== build 61 ==
## SUBWAY
module SUBWAY(
    clk,
    rst_n,
    in_valid,
    init,
    in0,
    in1,
    in2,
    in3,
    out_valid,
    out
);
Size: roughly 740 cells after synthesis, about 0.0072 sq mm of cells after synthesis.
Settings: LEC_CHECK=0, ABC_AREA=1, CAP_MARGIN=35, CORE_ASPECT_RATIO=0.91, CORE_MARGIN=2, CORE_UTILIZATION=72, CTS_CLUSTER_DIAMETER=51, CTS_CLUSTER_SIZE=59, HOLD_SLACK_MARGIN=0.14, MAX_ROUTING_LAYER=met5, SETUP_SLACK_MARGIN=0.13, SLEW_MARGIN=20, TNS_END_PERCENT=50; clock period 1.13 ns.
run.sh (not shown) runs the stock make flow with config.mk's settings and CLKGATE_MAP_FILE=.
FAIL build 61 @ 4_1_cts: tool exited with error
## Diff of input files: build 39 against build 61
Settings: changing CAP_MARGIN from 35 to 5; changing CTS_CLUSTER_DIAMETER from 51 to 359; changing ABC_AREA from 1 to 0; changing SETUP_SLACK_MARGIN from 0.13 to -0.07; changing the clock period (ns, I/O delays scaled along) from 1.13 to 1.06.
- Status(build 39) = ERROR, stage = 5_1_grt
- Area figure in the yosys stat output was higher in the run labelled build 61.
- Lower area of the die among build 39 and build 61: build 39
- Build 39 reports a lower combined area of all synthesized cells than build 61 does.
Relative to build 39, the following input files were edited for build 52:
Settings: removing TNS_END_PERCENT (formerly 50); changing CAP_MARGIN from 5 to 20; removing MAX_ROUTING_LAYER (formerly met5); removing SETUP_SLACK_MARGIN (formerly -0.07); changing CTS_CLUSTER_DIAMETER from 359 to 160; changing ABC_AREA from 0 to 1; removing HOLD_SLACK_MARGIN (formerly 0.14); removing CORE_ASPECT_RATIO (formerly 0.91); removing CTS_CLUSTER_SIZE (formerly 59); changing the clock period (ns, I/O delays scaled along) from 1.06 to 1.37.
Results
- To summarise build 52: no stage aborted, but the layout did not pass its checks, failing on setup timing.
- The overall die area of build 52 is higher than that of build 39.
- Measured against each other, build 39 and build 52 differ in chip area from the yosys synthesis statistics, the higher figure coming from build 52.
- Build 52 — share of synthesized area occupied by flip-flops and latches 2.0 points lower, build 39 as reference
The following lists how build 13 was set up differently from build 52:
Settings: CTS_CLUSTER_DIAMETER no longer set, was 160; CTS_CLUSTER_SIZE now 25, previously not set; ABC_AREA no longer set, was 1; the clock period (ns, I/O delays scaled along) now 2.27, was 1.37.
Findings:
- Of the runs build 52 and build 13, none of them finished clean.
- Wire length on met3 (build 52 / build 13): 2.2
- Going from build 52 to build 13, placer's final routability congestion estimate dropped about 5%; post-CTS setup buffer count climbed 1; storage element area barely changed; met1 routed wirelength after detailed routing dropped about 22%; overall via count from detail_route dropped 29%.
- Of build 52 and build 13, the run reporting the higher post-layout period usage of the worst path was build 52.

Starting RTL as in the previous note.
Settings: LEC_CHECK=0, ABC_AREA=1, CAP_MARGIN=35, CORE_ASPECT_RATIO=0.91, CORE_MARGIN=2, CORE_UTILIZATION=70, CTS_CLUSTER_DIAMETER=51, CTS_CLUSTER_SIZE=32, HOLD_SLACK_MARGIN=-0.01, MAX_ROUTING_LAYER=met5, PLACE_DENSITY_LB_ADDON=0.1, SETUP_SLACK_MARGIN=-0.03, SLEW_MARGIN=20, TNS_END_PERCENT=50; clock period 1.78 ns.
The baseline finished with negative setup slack left.
Then changed:
Settings changed: CORE_UTILIZATION 70 to 71, CTS_CLUSTER_SIZE 32 to 40, HOLD_SLACK_MARGIN -0.01 to 0.29.
Clock period 1.78 ns to 1.29 ns, I/O delays scaled along.
=>
- The new run finished with negative setup slack left
- total power rises by well over a third
- die size shrinks slightly
- critical path depth rises by 1
- setup slack degrades by 0.52 ns
- count of clock-buffer cells in the layout is lower by 1
Then changed:
Settings changed: ABC_AREA 1 to 0, HOLD_SLACK_MARGIN 0.29 to unset.
Clock period 1.29 ns to 1.78 ns, I/O delays scaled along.
The new run completed and failed the layout checks on negative setup slack.
Power falls by about 30%.
Fmax went down by 4.0%.
Area after synthesis decreases by 2.9%.
Die area drops by about 2.8%.
Then changed:
Settings changed: ABC_AREA 0 to 1, CELL_PAD_IN_SITES_GLOBAL_PLACEMENT set to 3, CORE_ASPECT_RATIO 0.91 to 1.96, CORE_UTILIZATION 71 to 30, CTS_CLUSTER_DIAMETER 51 to 394, CTS_CLUSTER_SIZE 40 to 98, HOLD_SLACK_MARGIN set to 0.14, SETUP_SLACK_MARGIN -0.03 to -0.18.
The changed run finished but failed the layout checks on negative setup slack.
Synthesized cell count rose by 49%.
Non-clock buffer count rose by 2.
Cell count goes up by 59%.
Sequential power is lower by 3.7%.
Then changed:
Settings changed: ABC_AREA 1 to 0, CELL_PAD_IN_SITES_GLOBAL_PLACEMENT 3 to unset, CORE_ASPECT_RATIO 1.96 to 0.91, CORE_UTILIZATION 30 to 72, CTS_CLUSTER_DIAMETER 394 to 51, CTS_CLUSTER_SIZE 98 to 32, HOLD_SLACK_MARGIN 0.14 to -0.01, SETUP_SLACK_MARGIN -0.18 to 0.53.
After rerunning: This time the run failed in global routing on DPL-0038; die area drops by 58%; synthesized cell count drops by 33%; synthesized area drops by 2.9%.
Then changed:
Settings changed: ABC_AREA 0 to 1, CELL_PAD_IN_SITES_DETAIL_PLACEMENT set to 2, CORE_MARGIN 2 to 9, CORE_UTILIZATION 72 to 42, CTS_CLUSTER_SIZE 32 to 30, HOLD_SLACK_MARGIN -0.01 to unset, MAX_ROUTING_LAYER met5 to met4, MIN_ROUTING_LAYER set to met1, PLACE_DENSITY_LB_ADDON 0.1 to unset, SETUP_SLACK_MARGIN 0.53 to -0.03, SLEW_MARGIN 20 to 10.
What happened:
- The changed run finished but fails on negative setup slack
- die area went up by 110%
- synthesized cell count went up by 49%
- synthesized area went up by 3.0%
Power and IR drop assume default switching activity.
